==> inputs of run C <==
// lc4_core
module lc4_core
   (input  wire        clk,
    input  wire        rst,
    output wire [15:0] o_cur_pc,
    input  wire [15:0] i_cur_insn,
    output wire [15:0] o_dmem_addr,
    input  wire [15:0] i_cur_dmem_data,
    output wire        o_dmem_we,
    output wire [15:0] o_dmem_towrite,
    output wire [1:0]  test_stall,
    output wire [15:0] test_cur_pc,
    output wire [15:0] test_cur_insn,
    output wire        test_regfile_we,
    output wire [2:0]  test_regfile_wsel,
    output wire [15:0] test_regfile_data,
    output wire        test_nzp_we,
    output wire [2:0]  test_nzp_new_bits,
    output wire        test_dmem_we,
    output wire [15:0] test_dmem_addr,
    output wire [15:0] test_dmem_data
    );
clock: 40.0 ns
lec_check: 0
cap_margin: 20
cell_pad_in_sites_global_placement: 2
core_margin: 2
core_utilization: 31
cts_cluster_diameter: 40
gpl_timing_driven: 0
place_density: 0.66
slew_margin: 20
run.sh (not shown) runs the stock make flow with config.mk's settings and CLKGATE_MAP_FILE=.
==> inputs of run E, as changes to run C <==
- CELL_PAD_IN_SITES_GLOBAL_PLACEMENT: 2 -> unset
- CORE_UTILIZATION: 31 -> 66
- CTS_CLUSTER_DIAMETER: 40 -> unset
- GPL_TIMING_DRIVEN: 0 -> unset
- MAX_ROUTING_LAYER: unset -> met4
- PLACE_DENSITY: 0.66 -> unset
- TNS_END_PERCENT: unset -> 5
==> flow/constraint.sdc (replaced) <==
create_clock -name core_clock -period 26.9 [get_ports {clk}]
set_input_delay 5.3800 -clock core_clock [delete_from_list [all_inputs] [get_ports {clk}]]
set_output_delay 5.3800 -clock core_clock [all_outputs]
set_load 0.01 [all_outputs]
==> inputs of run X, as changes to run C <==
- ABC_AREA: unset -> 1
- CELL_PAD_IN_SITES_GLOBAL_PLACEMENT: 2 -> unset
- CORE_UTILIZATION: 31 -> 65
- CTS_CLUSTER_DIAMETER: 40 -> 262
- GPL_TIMING_DRIVEN: 0 -> unset
- HOLD_SLACK_MARGIN: unset -> -0.07
- MAX_ROUTING_LAYER: unset -> met4
- PLACE_DENSITY: 0.66 -> unset
- TNS_END_PERCENT: unset -> 5
==> flow/constraint.sdc (replaced) <==
create_clock -name core_clock -period 31.0 [get_ports {clk}]
set_input_delay 6.2000 -clock core_clock [delete_from_list [all_inputs] [get_ports {clk}]]
set_output_delay 6.2000 -clock core_clock [all_outputs]
set_load 0.01 [all_outputs]
==> qor summary <==
Status: run E aborted with a tool error; run C finished clean; run X failed layout checks
Failing step: run E global routing; run C -; run X -
Violated checks: run E -; run C -; run X setup timing
Level count of the clock H-tree: run E 2; run C 3; run X 2
Count of endpoints failing hold in the final timing report: run E -; run C 0; run X 0
Class of the tightest hold or removal check: run E -; run C flop to flop; run X flop to flop
Source-to-sink clock delay at the later pin of the worst-skew pair: run E -; run C 0.70 ns; run X 0.60 ns
Antenna Nets Post-Route: run E -; run C 0; run X 0
# DRC: run E -; run C 0; run X 0
Count of multi-input combinational gates: run E -; run C 5019; run X 4601
Cell kind with the greatest summed area: run E -; run C logic gates; run X logic gates
Post-layout period usage: run E -; run C 0.9621; run X 1.030
Register-to-Register Setup Slack: run E -; run C 1.52 ns; run X -0.93 ns
CP peak stage delay: run E -; run C 0.69 ns; run X 0.44 ns
End of the worst register-to-register path: run E -; run C proc.nzp_reg_M.state[0]; run X proc.nzp_reg.state[2]
Average cell area after synthesis: run E 7.413 µm²; run C 7.413 µm²; run X 6.710 µm²
Standard cell with the maximum stage delay on the critical path: run E -; run C a31oi_2; run X o21ai_0
Pre-CTS setup slack: run E -7.261 ns; run C -13.95 ns; run X -1.464 ns

==> job 9387: inputs <==
lc4_core again, from the RTL that the note above started with.
make LEC_CHECK=0 ABC_AREA=1 CAP_MARGIN=20 CORE_MARGIN=2 CORE_UTILIZATION=72 CTS_CLUSTER_DIAMETER=196 CTS_CLUSTER_SIZE=98 PLACE_DENSITY=0.4 SETUP_SLACK_MARGIN=4.03 SLEW_MARGIN=20 TNS_END_PERCENT=10 finish   # period 24.8 ns
==> job 8836 (differences from job 9387) <==
==> flow/config.mk (replaced) <==
export PLATFORM = sky130hd
export DESIGN_NAME = lc4_core
export DESIGN_NICKNAME = lc4_core
export VERILOG_FILES = /design/flow/design.v
export SDC_FILE = /design/flow/constraint.sdc
export NUM_CORES = 4
export LEC_CHECK = 0
export ABC_AREA = 1
export CAP_MARGIN = 20
export CORE_MARGIN = 2
export CORE_UTILIZATION = 64
export CTS_CLUSTER_SIZE = 98
export GPL_ROUTABILITY_DRIVEN = 1
export GPL_TIMING_DRIVEN = 1
export MAX_ROUTING_LAYER = met4
export PLACE_DENSITY = 0.47
export SLEW_MARGIN = 20
export TNS_END_PERCENT = 5
==> flow/constraint.sdc (replaced) <==
create_clock -name core_clock -period 31.4 [get_ports {clk}]
set_input_delay 6.2800 -clock core_clock [delete_from_list [all_inputs] [get_ports {clk}]]
set_output_delay 6.2800 -clock core_clock [all_outputs]
set_load 0.01 [all_outputs]
==> comparison table <==
                                                                            job 8836                job 9387
Status                                                      finished with violations  stopped before the end
Failing step                                                                       -                 5_1_grt
Reasons for failing layout checks                               negative setup slack                       -
Number of instances resized during post-cts repair                                77                     272
Count of flip-flops with a built-in enable after synthesis                         0                       0
Horizontal die dimension                                                      262 um                  247 um
Routability congestion estimate                                                 1.11                    1.18
CTS H-Tree Depth                                                                   2                       1
TritonCTS Sinks                                                                  515                     515
Post-place setup slack                                                      -1.26 ns                -6.82 ns
Post-synthesis chip area from yosys                                       42600 um^2              42600 um^2
Floorplan core density                                                         64.7%                   72.5%
Number of standard cells reported by yosys                                      6351                    6351
Total placed instance area                                                49800 um^2              51600 um^2
Hpwl dp                                                                    124000 um               122000 um
Area of the die                                                           68700 um^2              61100 um^2
Number of clock buffers inserted by TritonCTS                                     45                       9
Instance count after placement with tap cells included                          7842                    7927
Post-Synth XOR/XNOR Area                                                       3.51%                   3.51%
Register bit count reported by yosys                                             515                     515
Clock buffer depth                                                                 3                       3
Vertical extent of the die                                                    262 um                  247 um
Simple-gate area share of the yosys netlist                                    22.9%                   22.9%
Top cell type's share of synthesized area                                      24.2%                   24.2%
Buffer count from post-CTS setup fixing                                            7                     182
Total core area                                                           65900 um^2              58800 um^2
Num rows                                                                          94                      89
